==> flow/design.v <==
module DataAggregator(
           clk, reset, bit1, bit2, bit3, bit4, read_index_yaxis, read_index_xaxis,
           out_data_yaxis, out_data_xaxis, finished
       );
localparam MODE_WAIT_START = 0;
localparam MODE_WAIT_CHANNEL = 1;
localparam MODE_WAIT_DATA = 2;
localparam MODE_ASSIGN_DATA = 3;
input clk, reset;
input bit1, bit2, bit3, bit4;  
input [6:0] read_index_yaxis, read_index_xaxis;
output [15:0] out_data_yaxis;  
output [15:0] out_data_xaxis;  
output finished;
reg [15:0] data_yaxis [0:127];
reg [15:0] data_xaxis [0:127];
reg [15:0] bit1_data_buffer, bit2_data_buffer, bit3_data_buffer, bit4_data_buffer;
reg [3:0] bit1_data_buffer_index, bit2_data_buffer_index, bit3_data_buffer_index, bit4_data_buffer_index;
reg [4:0] data_index_yaxis1, data_index_yaxis2, data_index_yaxis3, data_index_yaxis4;
reg [4:0] data_index_xaxis1, data_index_xaxis2, data_index_xaxis3, data_index_xaxis4;
reg data_yaxis1_valid, data_yaxis2_valid, data_yaxis3_valid, data_yaxis4_valid;
reg data_xaxis1_valid, data_xaxis2_valid, data_xaxis3_valid, data_xaxis4_valid;
reg channel_bit1, channel_bit2, channel_bit3, channel_bit4;
reg [1:0] mode_bit1, mode_bit2, mode_bit3, mode_bit4;
wire data_yaxis_valid, data_xaxis_valid;
integer i;
always @(posedge clk) begin
    if (reset) begin
        for (i = 0; i < 128; i = i + 1) begin
            data_yaxis[i] <= 0;
            data_xaxis[i] <= 0;
        end
        bit1_data_buffer <= 0;
        bit2_data_buffer <= 0;
        bit3_data_buffer <= 0;
        bit4_data_buffer <= 0;
        bit1_data_buffer_index <= 0;
        bit2_data_buffer_index <= 0;
        bit3_data_buffer_index <= 0;
        bit4_data_buffer_index <= 0;
        data_index_yaxis1 <= 31;
        data_index_yaxis2 <= 31;
        data_index_yaxis3 <= 31;
        data_index_yaxis4 <= 31;
        data_index_xaxis1 <= 31;
        data_index_xaxis2 <= 31;
        data_index_xaxis3 <= 31;
        data_index_xaxis4 <= 31;
        data_yaxis1_valid <= 0;
        data_yaxis2_valid <= 0;
        data_yaxis3_valid <= 0;
        data_yaxis4_valid <= 0;
        data_xaxis1_valid <= 0;
        data_xaxis2_valid <= 0;
        data_xaxis3_valid <= 0;
        data_xaxis4_valid <= 0;
        channel_bit1 <= 0;
        channel_bit2 <= 0;
        channel_bit3 <= 0;
        channel_bit4 <= 0;
        mode_bit1 <= MODE_WAIT_START;
        mode_bit2 <= MODE_WAIT_START;
        mode_bit3 <= MODE_WAIT_START;
        mode_bit4 <= MODE_WAIT_START;
    end else begin
        if (mode_bit1 == MODE_WAIT_START) begin
            if (bit1) begin
                mode_bit1 <= MODE_WAIT_CHANNEL;
            end
        end else if (mode_bit1 == MODE_WAIT_CHANNEL) begin
            channel_bit1 <= bit1;
            mode_bit1 <= MODE_WAIT_DATA;
            bit1_data_buffer_index <= 15;
        end else if (mode_bit1 == MODE_WAIT_DATA) begin
            bit1_data_buffer[bit1_data_buffer_index] <= bit1;
            if (bit1_data_buffer_index >= 1) begin
                bit1_data_buffer_index <= bit1_data_buffer_index - 1;
            end else begin
                mode_bit1 <= MODE_ASSIGN_DATA;
            end
        end else if (mode_bit1 == MODE_ASSIGN_DATA) begin
            mode_bit1 <= MODE_WAIT_START;
            if (channel_bit1 == 0) begin  
                data_yaxis[data_index_yaxis1] <= bit1_data_buffer;
                if (data_index_yaxis1 >= 1) begin
                    data_index_yaxis1 <= data_index_yaxis1 - 1;
                    data_yaxis1_valid <= 0;
                end else begin
                    data_index_yaxis1 <= 31;
                    data_yaxis1_valid <= 1;
                end
            end else begin  
                data_yaxis[32 + data_index_yaxis2] <= bit1_data_buffer;
                if (data_index_yaxis2 >= 1) begin
                    data_index_yaxis2 <= data_index_yaxis2 - 1;
                    data_yaxis2_valid <= 0;
                end else begin
                    data_index_yaxis2 <= 31;
                    data_yaxis2_valid <= 1;
                end
            end
        end
        if (mode_bit2 == MODE_WAIT_START) begin
            if (bit2) begin
                mode_bit2 <= MODE_WAIT_CHANNEL;
            end
        end else if (mode_bit2 == MODE_WAIT_CHANNEL) begin
            channel_bit2 <= bit2;
            mode_bit2 <= MODE_WAIT_DATA;
            bit2_data_buffer_index <= 15;
        end else if (mode_bit2 == MODE_WAIT_DATA) begin
            bit2_data_buffer[bit2_data_buffer_index] <= bit2;
            if (bit2_data_buffer_index >= 1) begin
                bit2_data_buffer_index <= bit2_data_buffer_index - 1;
            end else begin
                mode_bit2 <= MODE_ASSIGN_DATA;
            end
        end else if (mode_bit2 == MODE_ASSIGN_DATA) begin
            mode_bit2 <= MODE_WAIT_START;
            if (channel_bit2 == 0) begin  
                data_yaxis[64 + data_index_yaxis3] <= bit2_data_buffer;
                if (data_index_yaxis3 >= 1) begin
                    data_index_yaxis3 <= data_index_yaxis3 - 1;
                    data_yaxis3_valid <= 0;
                end else begin
                    data_index_yaxis3 <= 31;
                    data_yaxis3_valid <= 1;
                end
            end else begin  
                data_yaxis[96 + data_index_yaxis4] <= bit2_data_buffer;
                if (data_index_yaxis4 >= 1) begin
                    data_index_yaxis4 <= data_index_yaxis4 - 1;
                    data_yaxis4_valid <= 0;
                end else begin
                    data_index_yaxis4 <= 31;
                    data_yaxis4_valid <= 1;
                end
            end
        end
        if (mode_bit3 == MODE_WAIT_START) begin
            if (bit3) begin
                mode_bit3 <= MODE_WAIT_CHANNEL;
            end
        end else if (mode_bit3 == MODE_WAIT_CHANNEL) begin
            channel_bit3 <= bit3;
            mode_bit3 <= MODE_WAIT_DATA;
            bit3_data_buffer_index <= 15;
        end else if (mode_bit3 == MODE_WAIT_DATA) begin
            bit3_data_buffer[bit3_data_buffer_index] <= bit3;
            if (bit3_data_buffer_index >= 1) begin
                bit3_data_buffer_index <= bit3_data_buffer_index - 1;
            end else begin
                mode_bit3 <= MODE_ASSIGN_DATA;
            end
        end else if (mode_bit3 == MODE_ASSIGN_DATA) begin
            mode_bit3 <= MODE_WAIT_START;
            if (channel_bit3 == 0) begin  
                data_xaxis[data_index_xaxis1] <= bit3_data_buffer;
                if (data_index_xaxis1 >= 1) begin
                    data_index_xaxis1 <= data_index_xaxis1 - 1;
                    data_xaxis1_valid <= 0;
                end else begin
                    data_index_xaxis1 <= 31;
                    data_xaxis1_valid <= 1;
                end
            end else begin  
                data_xaxis[32 + data_index_xaxis2] <= bit3_data_buffer;
                if (data_index_xaxis2 >= 1) begin
                    data_index_xaxis2 <= data_index_xaxis2 - 1;
                    data_xaxis2_valid <= 0;
                end else begin
                    data_index_xaxis2 <= 31;
                    data_xaxis2_valid <= 1;
                end
            end
        end
        if (mode_bit4 == MODE_WAIT_START) begin
            if (bit4) begin
                mode_bit4 <= MODE_WAIT_CHANNEL;
            end
        end else if (mode_bit4 == MODE_WAIT_CHANNEL) begin
            channel_bit4 <= bit4;
            mode_bit4 <= MODE_WAIT_DATA;
            bit4_data_buffer_index <= 15;
        end else if (mode_bit4 == MODE_WAIT_DATA) begin
            bit4_data_buffer[bit4_data_buffer_index] <= bit4;
            if (bit4_data_buffer_index >= 1) begin
                bit4_data_buffer_index <= bit4_data_buffer_index - 1;
            end else begin
                mode_bit4 <= MODE_ASSIGN_DATA;
            end
        end else if (mode_bit4 == MODE_ASSIGN_DATA) begin
            mode_bit4 <= MODE_WAIT_START;
            if (channel_bit4 == 0) begin  
                data_xaxis[64 + data_index_xaxis3] <= bit4_data_buffer;
                if (data_index_xaxis3 >= 1) begin
                    data_index_xaxis3 <= data_index_xaxis3 - 1;
                    data_xaxis3_valid <= 0;
                end else begin
                    data_index_xaxis3 <= 31;
                    data_xaxis3_valid <= 1;
                end
            end else begin  
                data_xaxis[96 + data_index_xaxis4] <= bit4_data_buffer;
                if (data_index_xaxis4 >= 1) begin
                    data_index_xaxis4 <= data_index_xaxis4 - 1;
                    data_xaxis4_valid <= 0;
                end else begin
                    data_index_xaxis4 <= 31;
                    data_xaxis4_valid <= 1;
                end
            end
        end
    end
end
assign out_data_yaxis = data_yaxis[read_index_yaxis];
assign out_data_xaxis = data_xaxis[read_index_xaxis];
assign data_yaxis_valid = (data_yaxis1_valid && data_yaxis2_valid && data_yaxis3_valid && data_yaxis4_valid);
assign data_xaxis_valid = (data_xaxis1_valid && data_xaxis2_valid && data_xaxis3_valid && data_xaxis4_valid);
assign finished = (data_yaxis_valid && data_xaxis_valid);
endmodule
clock: 4.47 ns
lec_check: 0
abc_area: 1
cap_margin: 40
cell_pad_in_sites_global_placement: 0
core_aspect_ratio: 1.17
core_margin: 2
core_utilization: 72
cts_cluster_diameter: 396
cts_cluster_size: 18
gpl_routability_driven: 1
hold_slack_margin: 0.28
place_density: 0.41
setup_slack_margin: 0.66
slew_margin: 20
run.sh (not shown) runs the stock make flow with config.mk's settings and CLKGATE_MAP_FILE=.
Then changed:
Settings changed: ABC_AREA 1 to default, CAP_MARGIN 40 to 20, CELL_PAD_IN_SITES_GLOBAL_PLACEMENT 0 to default, CORE_ASPECT_RATIO 1.17 to default, CORE_UTILIZATION 72 to 45, CTS_CLUSTER_DIAMETER 396 to default, CTS_CLUSTER_SIZE 18 to default, GPL_ROUTABILITY_DRIVEN 1 to default, HOLD_SLACK_MARGIN 0.28 to default, PLACE_DENSITY 0.41 to 0.6, SETUP_SLACK_MARGIN 0.66 to default.
Clock period 4.47 ns to 8.06 ns, I/O delays scaled along.
=> Routed wire length goes down by 4.2%; setup slack gains 600 ps; power goes down by 37%; hold slack loses 6.1 ps; non-clock buffer count goes down by 410; design area goes up by 1.7%; flip-flop count does not change; clock power goes down by 19%.
Then changed:
Settings changed: CORE_ASPECT_RATIO from default to 1.12, CORE_UTILIZATION 45 to 47, CTS_CLUSTER_DIAMETER from default to 104, GPL_ROUTABILITY_DRIVEN from default to 1, GPL_TIMING_DRIVEN from default to 1, PLACE_DENSITY 0.6 to 0.73.
Clock period 8.06 ns to 6.17 ns, I/O delays scaled along.
Effect: With this change the flow completed, yet does not pass: antenna violations. Sequential power increases by 30%. Synthesized area is unchanged. Clock skew increases by 26 ps.
Then changed:
Settings changed: CORE_ASPECT_RATIO 1.12 to default, CORE_UTILIZATION 47 to 72, CTS_CLUSTER_DIAMETER 104 to 392, GPL_ROUTABILITY_DRIVEN 1 to default, GPL_TIMING_DRIVEN 1 to default, PLACE_DENSITY 0.73 to default, PLACE_DENSITY_LB_ADDON from default to 0.0, SETUP_SLACK_MARGIN from default to 1.29.
Clock period 6.17 ns to 4.47 ns, I/O delays scaled along.
What happened:
- With this change the flow ran to the end with violations: negative setup slack
- area after synthesis is unchanged
- final area rises by 1.1%
- routed wire length falls by 1.9%
- power rises by 38%
- clock power rises by 37%
- worst setup slack loses 500 ps
No activity file was given, so power comes from the tool's default toggle rates.
